==> job 3308: inputs <==
==> flow/design.v <==
`timescale 1ns / 1ps
module pid_controller(
    input  logic        clk,
    input  logic        rst_n,
    input  logic [15:0] setpoint,
    input  logic [15:0] feedback,
    input  logic [15:0] Kp,
    input  logic [15:0] Ki,
    input  logic [15:0] Kd,
    input  logic [15:0] clk_prescaler,
    output logic [15:0] control_signal
);
    logic signed [16:0]  error_s;         
    logic signed [16:0]  prev_error_s;
    logic signed [31:0]  integral_s;      
    logic signed [31:0]  derivative_s;
    logic [15:0] clk_divider;
    logic        sampling_flag;
    logic signed [31:0] kp_mul, ki_mul;
    logic signed [31:0] kd_mul;
    logic signed [31:0] control_calc;
    always_ff @(posedge clk or negedge rst_n) begin
        if (!rst_n) begin
            clk_divider    <= 16'h0000;
            sampling_flag  <= 1'b0;
        end else if (clk_divider == clk_prescaler) begin
            clk_divider    <= 16'h0000;
            sampling_flag  <= 1'b1;
        end else begin
            clk_divider    <= clk_divider + 16'd1;
            sampling_flag  <= 1'b0;
        end
    end
    always_comb begin
        error_s = $signed({1'b0, setpoint}) - $signed({1'b0, feedback});
        kp_mul = $signed({1'b0, Kp}) * error_s;
        ki_mul = $signed({1'b0, Ki}) * error_s;
        kd_mul = $signed({1'b0, Kd}) * (error_s - prev_error_s);
        control_calc = kp_mul + integral_s + kd_mul;
    end
    always_ff @(posedge clk or negedge rst_n) begin
        if (!rst_n) begin
            prev_error_s   <= '0;
            integral_s     <= '0;
            derivative_s   <= '0;
            control_signal <= 16'h0000;
        end else if (sampling_flag) begin
            integral_s   <= integral_s + ki_mul;
            derivative_s <= kd_mul;
            control_signal <= control_calc[15:0];
            prev_error_s <= error_s;
        end
    end
endmodule
`timescale 1ns/1ps
module top (
  input  logic        clk,
  input  logic        rst_n,
  input  logic [15:0] setpoint,
  input  logic [15:0] feedback,
  input  logic [15:0] Kp,
  input  logic [15:0] Ki,
  input  logic [15:0] Kd,
  input  logic [15:0] clk_prescaler,
  output logic [15:0] control_signal
);
  pid_controller u_dut (
    .clk(clk),
    .rst_n(rst_n),
    .setpoint(setpoint),
    .feedback(feedback),
    .Kp(Kp),
    .Ki(Ki),
    .Kd(Kd),
    .clk_prescaler(clk_prescaler),
    .control_signal(control_signal)
  );
endmodule
==> flow/run.sh <==
#!/bin/bash
# the make line also repeats each setting of config.mk as NAME=value (left out here)
make -C /OpenROAD-flow-scripts/flow DESIGN_CONFIG=/design/flow/config.mk WORK_HOME=/design/flow/orfs CLKGATE_MAP_FILE= finish
==> flow/config.mk <==
export PLATFORM = sky130hd
export DESIGN_NAME = top
export DESIGN_NICKNAME = top
export VERILOG_FILES = /design/flow/design.v
export SDC_FILE = /design/flow/constraint.sdc
export NUM_CORES = 4
export LEC_CHECK = 0
export ABC_AREA = 1
export CAP_MARGIN = 20
export CELL_PAD_IN_SITES_GLOBAL_PLACEMENT = 2
export CORE_MARGIN = 2
export CORE_UTILIZATION = 40
export CTS_CLUSTER_DIAMETER = 340
export CTS_CLUSTER_SIZE = 100
export PLACE_DENSITY_LB_ADDON = 0.3
export SETUP_SLACK_MARGIN = -0.51
export SLEW_MARGIN = 20
export TNS_END_PERCENT = 25
==> flow/constraint.sdc <==
create_clock -name core_clock -period 12.5 [get_ports {clk}]
set_input_delay 2.5000 -clock core_clock [delete_from_list [all_inputs] [get_ports {clk}]]
set_output_delay 2.5000 -clock core_clock [all_outputs]
set_load 0.01 [all_outputs]
==> inputs of job 5714, as changes to job 3308 <==
ABC_AREA = not set   (was 1)
CELL_PAD_IN_SITES_GLOBAL_PLACEMENT = not set   (was 2)
CTS_CLUSTER_DIAMETER = not set   (was 340)
CTS_CLUSTER_SIZE = not set   (was 100)
PLACE_DENSITY_LB_ADDON = not set   (was 0.3)
SETUP_SLACK_MARGIN = not set   (was -0.51)
TNS_END_PERCENT = not set   (was 25)
==> flow/constraint.sdc (replaced) <==
create_clock -name core_clock -period 12.2 [get_ports {clk}]
set_input_delay 2.4400 -clock core_clock [delete_from_list [all_inputs] [get_ports {clk}]]
set_output_delay 2.4400 -clock core_clock [all_outputs]
set_load 0.01 [all_outputs]
==> impl_metrics.ini <==
; flow metrics
[synthesis]
aoi_share_pct = 3.78
syn_inst = 2415

[layout]
logic_area_um2 = 13700
comb.multi_input.count = 1667
n_all_buffers = 128

[drt]
firstDrtPassIters = 7

[hold_path]
min_path_cells = 2

[placed_design]
place_ws_ps = 626
placed_area_um2 = 19700

[status]
outcome = timing/DRC/antenna clean

[global_routing]
track_usage_pct = 24.0

[setup_path]
r2r-start = u_dut.prev_error_s[6]
Source of the figures above: job 3308

==> impl_metrics.ini <==
; flow metrics
[drt]
wire_per_inst_um = 16.3

[synthesis]
aoi_share_pct = 4.44
syn_inst = 1856

[setup_path]
cp_data_required_time_ps = 12460
crit_top_cell = buf_4
r2r-start = u_dut.prev_error_s[0]

[layout]
post-route-util_pct = 47.2

[global_routing]
grt_util_met3_pct = 3.07
track_usage_pct = 20.7

[status]
outcome = timing/DRC/antenna clean

[placed_design]
place_ws_ps = -574
Source of the figures above: job 5714


* * *

==> v33: inputs <==
RTL: the design.v shown in full above, as it stands there.
clock: 6.75 ns
lec_check: 0
cap_margin: 20
cell_pad_in_sites_detail_placement: 0
cell_pad_in_sites_global_placement: 0
core_margin: 2
core_utilization: 72
cts_cluster_diameter: 29
cts_cluster_size: 37
gpl_routability_driven: 1
min_routing_layer: met1
place_density: 0.35
setup_slack_margin: 1.97
slew_margin: 10
tns_end_percent: 5
run.sh (not shown) runs the stock make flow with config.mk's settings and CLKGATE_MAP_FILE=.
==> v5: changes against v33 <==
Settings changed: CELL_PAD_IN_SITES_DETAIL_PLACEMENT 0 to default, CELL_PAD_IN_SITES_GLOBAL_PLACEMENT 0 to default, CORE_UTILIZATION 72 to 40, CTS_CLUSTER_DIAMETER 29 to default, CTS_CLUSTER_SIZE 37 to default, GPL_ROUTABILITY_DRIVEN 1 to default, MIN_ROUTING_LAYER met1 to default, PLACE_DENSITY 0.35 to default, SETUP_SLACK_MARGIN 1.97 to default, SLEW_MARGIN 10 to 20, TNS_END_PERCENT 5 to default.
==> flow/constraint.sdc (replaced) <==
create_clock -name core_clock -period 8.22 [get_ports {clk}]
set_input_delay 1.6440 -clock core_clock [delete_from_list [all_inputs] [get_ports {clk}]]
set_output_delay 1.6440 -clock core_clock [all_outputs]
set_load 0.01 [all_outputs]
==> v28: changes against v33 <==
Settings changed: CELL_PAD_IN_SITES_DETAIL_PLACEMENT 0 to default, CELL_PAD_IN_SITES_GLOBAL_PLACEMENT 0 to default, CORE_UTILIZATION 72 to 40, CTS_CLUSTER_DIAMETER 29 to default, CTS_CLUSTER_SIZE 37 to default, GPL_ROUTABILITY_DRIVEN 1 to default, MIN_ROUTING_LAYER met1 to default, PLACE_DENSITY 0.35 to default, SETUP_SLACK_MARGIN 1.97 to default, SLEW_MARGIN 10 to 20, TNS_END_PERCENT 5 to default.
==> flow/constraint.sdc (replaced) <==
create_clock -name core_clock -period 12.5 [get_ports {clk}]
set_input_delay 2.5000 -clock core_clock [delete_from_list [all_inputs] [get_ports {clk}]]
set_output_delay 2.5000 -clock core_clock [all_outputs]
set_load 0.01 [all_outputs]
==> qor summary <==
Result of the run: v33 failed layout checks; v28 finished clean; v5 failed layout checks
Violated checks: v33 negative setup slack; v28 -; v5 negative setup slack
Buffer count excluding the clock tree in the final layout: v33 351; v28 207; v5 340
Initial antenna violation count: v33 1; v28 2; v5 4
Area of the core region: v33 23300 sq um; v28 41900 sq um; v5 41900 sq um
Amount of wire on met3 after detailed routing: v33 4460 um; v28 1730 um; v5 1910 um
Number of detailed-route iterations in the first pass: v33 7; v28 5; v5 5
Register-to-register setup slack: v33 -2.05 ns; v28 3.75 ns; v5 -0.31 ns
Critical Path AT: v33 10.84 ns; v28 12.31 ns; v5 10.88 ns
Total number of vias: v33 14500; v28 12400; v5 12900
DRT Wirelength: v33 52400 um; v28 41900 um; v5 44800 um
Minimum setup slack after placement: v33 -4.61 ns; v28 -0.600 ns; v5 -3.35 ns
Count of buffer and inverter cells on the critical path: v33 6; v28 5; v5 10
Die Wd: v33 157 um; v28 210 um; v5 210 um
Worst slew pin tran: v33 0.706 ns; v28 0.890 ns; v5 0.899 ns
Antenna diode count: v33 1; v28 0; v5 1
Global-route usage over all layers: v33 0.423; v28 0.204; v5 0.216
Number of cells in the design after placement: v33 2449; v28 2529; v5 2644
Cell depth of the worst flop-to-flop path: v33 34; v28 32; v5 34
Non-filler cells in the finished layout: v33 2480; v28 2555; v5 2689
Met1 routing resource usage after global routing: v33 0.485; v28 0.257; v5 0.275

* * *

==> inputs of wip/ember <==
Starts from the design.v that is shown in full above.
clock: 9.91 ns
lec_check: 0
cap_margin: 20
core_margin: 2
core_utilization: 72
cts_cluster_diameter: 90
place_density_lb_addon: 0.27
slew_margin: 20
tns_end_percent: 5
==> wip/garnet (differences from wip/ember) <==
==> flow/config.mk (replaced) <==
export PLATFORM = sky130hd
export DESIGN_NAME = top
export DESIGN_NICKNAME = top
export VERILOG_FILES = /design/flow/design.v
export SDC_FILE = /design/flow/constraint.sdc
export NUM_CORES = 4
export LEC_CHECK = 0
export ABC_AREA = 1
export CAP_MARGIN = 20
export CORE_MARGIN = 2
export CORE_UTILIZATION = 61
export CTS_CLUSTER_DIAMETER = 375
export CTS_CLUSTER_SIZE = 100
export SLEW_MARGIN = 20
==> flow/constraint.sdc (replaced) <==
create_clock -name core_clock -period 9.34 [get_ports {clk}]
set_input_delay 1.8680 -clock core_clock [delete_from_list [all_inputs] [get_ports {clk}]]
set_output_delay 1.8680 -clock core_clock [all_outputs]
set_load 0.01 [all_outputs]
==> wip/sierra (differences from wip/ember) <==
==> flow/config.mk (replaced) <==
export PLATFORM = sky130hd
export DESIGN_NAME = top
export DESIGN_NICKNAME = top
export VERILOG_FILES = /design/flow/design.v
export SDC_FILE = /design/flow/constraint.sdc
export NUM_CORES = 4
export LEC_CHECK = 0
export CAP_MARGIN = 15
export CORE_MARGIN = 2
export CORE_UTILIZATION = 68
export CTS_CLUSTER_SIZE = 21
export SETUP_SLACK_MARGIN = 1.38
export SLEW_MARGIN = 20
export TNS_END_PERCENT = 5
==> flow/constraint.sdc (replaced) <==
create_clock -name core_clock -period 5.3 [get_ports {clk}]
set_input_delay 1.0600 -clock core_clock [delete_from_list [all_inputs] [get_ports {clk}]]
set_output_delay 1.0600 -clock core_clock [all_outputs]
set_load 0.01 [all_outputs]
==> qor summary <==
Run status: wip/garnet finished with violations; wip/sierra finished with violations; wip/ember finished with violations
Reasons for failing layout checks: wip/garnet negative setup slack; wip/sierra negative setup slack; wip/ember negative setup slack
Met2 Track Usage GR: wip/garnet 0.6058; wip/sierra 0.6429; wip/ember 0.7028
Total area of multi-input combinational cells: wip/garnet 14680 um^2; wip/sierra 14150 um^2; wip/ember 14110 um^2
DP Worst Slack: wip/garnet -1.051 ns; wip/sierra -5.765 ns; wip/ember -1.922 ns
Global-route wire length before repair: wip/garnet 86710 um; wip/sierra 75080 um; wip/ember 77610 um
Sequential share of the synthesized area: wip/garnet 0.09059; wip/sierra 0.09606; wip/ember 0.09606
Final std cell area, no fill: wip/garnet 22670 um^2; wip/sierra 21080 um^2; wip/ember 20270 um^2
Hold Startpoint: wip/garnet u_dut.control_signal[2]; wip/sierra u_dut.control_signal[1]; wip/ember u_dut.control_signal[12]
Share of synthesized cell area in and-or and or-and compound cells: wip/garnet 0.03777; wip/sierra 0.04441; wip/ember 0.04441
Stages on worst setup path: wip/garnet 72; wip/sierra 40; wip/ember 42
Hold-critical path endpoint: wip/garnet u_dut.control_signal[2]; wip/sierra u_dut.control_signal[1]; wip/ember u_dut.control_signal[12]
Overall track demand over capacity in global routing: wip/garnet 0.3589; wip/sierra 0.3711; wip/ember 0.4155
Filler cells: wip/garnet 2148; wip/sierra 1336; wip/ember 1144
Horizontal die size: wip/garnet 175.6 um; wip/sierra 161.8 um; wip/ember 157.4 um
